==> flow/design.v (excerpt) <==
module cache(
    clk,
    proc_reset,
    proc_read,
    proc_write,
    proc_addr,
    proc_wdata,
    proc_stall,
    proc_rdata,
    mem_read,
    mem_write,
    mem_addr,
    mem_rdata,
    mem_wdata,
    mem_ready
);
Size in the first run: roughly 5200 cells after synthesis, about 1200 flip-flops, about 390 I/O pins.
make LEC_CHECK=0 CAP_MARGIN=30 CORE_MARGIN=6 CORE_UTILIZATION=45 CTS_CLUSTER_DIAMETER=93 GPL_ROUTABILITY_DRIVEN=0 MAX_ROUTING_LAYER=met4 PLACE_DENSITY=0.6 SLEW_MARGIN=40 TNS_END_PERCENT=20 finish   # period 6.39 ns
run.sh (not shown) runs the stock make flow with config.mk's settings and CLKGATE_MAP_FILE=.
The baseline ran to the end with no violations.
Change:
Settings changed: CORE_MARGIN 6 to 2, CORE_UTILIZATION 45 to 68, CTS_CLUSTER_DIAMETER 93 to default, CTS_CLUSTER_SIZE from default to 37, GPL_ROUTABILITY_DRIVEN 0 to default, HOLD_SLACK_MARGIN from default to 0.3, PLACE_DENSITY 0.6 to default, SLEW_MARGIN 40 to 20, TNS_END_PERCENT 20 to default.
Clock period 6.39 ns to 4.18 ns, I/O delays scaled along.
The new run reached the layout checks and failed them: setup timing. Worst hold slack improves by 0.0041 ns. First-iteration DRC count grows by 50%. Register-to-register slack degrades by 1.5 ns. Cell area grows by 8.3%. Global-route usage grows by 21 points. Wire length grows by 3.7%. Sequential cell count does not change. Via count grows by 14%. Area after synthesis is unchanged.
Change:
Settings changed: CAP_MARGIN 30 to 20, CORE_UTILIZATION 68 to 45, CTS_CLUSTER_SIZE 37 to default, HOLD_SLACK_MARGIN 0.3 to default, MAX_ROUTING_LAYER met4 to default, PLACE_DENSITY from default to 0.6.
Clock period 4.18 ns to 8.0 ns, I/O delays scaled along.
With this change the flow finished with timing, DRC and antenna clean; setup slack improves by 0.76 ns; power fell by 51%; final area goes down by 9.0%; non-clock buffer count is lower by 720; via count decreases by 13%.
Change:
Settings changed: SETUP_SLACK_MARGIN from default to 0.59.
Clock period 8.0 ns to 7.53 ns, I/O delays scaled along.
Result: Worst setup slack is better by 0.042 ns. Final area barely changes. Clock-buffer cell count falls by 14. Global-route usage falls by 0.11 points. Core utilization hardly moves. Synthesized cell count stays the same. Non-clock buffer count rises by 37.
Change:
Settings changed: CORE_UTILIZATION 45 to 72, CTS_CLUSTER_SIZE from default to 49, HOLD_SLACK_MARGIN from default to -0.09, MAX_ROUTING_LAYER from default to met4, PLACE_DENSITY 0.6 to 0.73, SETUP_SLACK_MARGIN 0.59 to default.
Clock period 7.53 ns to 4.42 ns, I/O delays scaled along.
What happened:
- The new run completed, yet does not pass: setup timing
- synthesized area is unchanged
- wire length came out higher by 15%
- worst setup slack is worse by 1.2 ns
- final area came out higher by 7.7%
- first-iteration DRC count came out higher by 97%
- worst hold slack is about the same

========
Starting RTL as in the previous note.
export LEC_CHECK = 0
export ABC_AREA = 0
export CAP_MARGIN = 20
export CELL_PAD_IN_SITES_DETAIL_PLACEMENT = 2
export CORE_ASPECT_RATIO = 1.65
export CORE_MARGIN = 2
export CORE_UTILIZATION = 34
export CTS_CLUSTER_DIAMETER = 354
export CTS_CLUSTER_SIZE = 67
export GPL_TIMING_DRIVEN = 1
export SETUP_SLACK_MARGIN = 1.65
export SLEW_MARGIN = 15
export TNS_END_PERCENT = 15
create_clock -name core_clock -period 5.79 [get_ports {clk}]
The starting point ended with an error in 5_1_grt, error GRT-0232.
Next try:
Settings changed: ABC_AREA 0 to not set, CAP_MARGIN 20 to 25, CELL_PAD_IN_SITES_DETAIL_PLACEMENT 2 to 1, CORE_ASPECT_RATIO 1.65 to 1.17, CORE_MARGIN 2 to 6, CORE_UTILIZATION 34 to 45, CTS_CLUSTER_DIAMETER 354 to 178, CTS_CLUSTER_SIZE 67 to not set, GPL_ROUTABILITY_DRIVEN set to 1, GPL_TIMING_DRIVEN 1 to 0, MAX_ROUTING_LAYER set to met5, PLACE_DENSITY set to 0.6, SETUP_SLACK_MARGIN 1.65 to not set, SLEW_MARGIN 15 to 40, TNS_END_PERCENT 15 to 20.
Clock period 5.79 ns to 9.75 ns, I/O delays scaled along.
=>
- This time the run reached the layout checks and failed them: negative setup slack
- area after synthesis does not change
- die area fell by 21%
- synthesized cell count stays the same
Next try:
Settings changed: CAP_MARGIN 25 to 20, CELL_PAD_IN_SITES_DETAIL_PLACEMENT 1 to not set, CORE_ASPECT_RATIO 1.17 to not set, CORE_MARGIN 6 to 2, CORE_UTILIZATION 45 to 72, CTS_CLUSTER_DIAMETER 178 to 373, CTS_CLUSTER_SIZE set to 41, GPL_ROUTABILITY_DRIVEN 1 to not set, GPL_TIMING_DRIVEN 0 to not set, HOLD_SLACK_MARGIN set to -0.09, MAX_ROUTING_LAYER met5 to not set, PLACE_DENSITY 0.6 to not set, PLACE_DENSITY_LB_ADDON set to 0.0, SETUP_SLACK_MARGIN set to 1.14, SLEW_MARGIN 40 to 20, TNS_END_PERCENT 20 to 5.
Clock period 9.75 ns to 4.18 ns, I/O delays scaled along.
Now the flow did not get past 5_1_grt.
Synthesized area does not change.
Die area went down by well over a third.
Synthesized cell count stays the same.
Next try:
Settings changed: CAP_MARGIN 20 to 30, CELL_PAD_IN_SITES_DETAIL_PLACEMENT set to 1, CORE_ASPECT_RATIO set to 1.17, CORE_MARGIN 2 to 6, CORE_UTILIZATION 72 to 45, CTS_CLUSTER_DIAMETER 373 to 93, CTS_CLUSTER_SIZE 41 to not set, GPL_ROUTABILITY_DRIVEN set to 1, GPL_TIMING_DRIVEN set to 0, HOLD_SLACK_MARGIN -0.09 to not set, MAX_ROUTING_LAYER set to met5, PLACE_DENSITY set to 0.6, PLACE_DENSITY_LB_ADDON 0.0 to not set, SETUP_SLACK_MARGIN 1.14 to not set, SLEW_MARGIN 20 to 40, TNS_END_PERCENT 5 to 20.
Clock period 4.18 ns to 9.75 ns, I/O delays scaled along.
Effect: The new run finished but fails on negative setup slack. Area after synthesis is unchanged. Die size went up by well over a third. Synthesized cell count does not change.
Power and IR drop assume default switching activity.
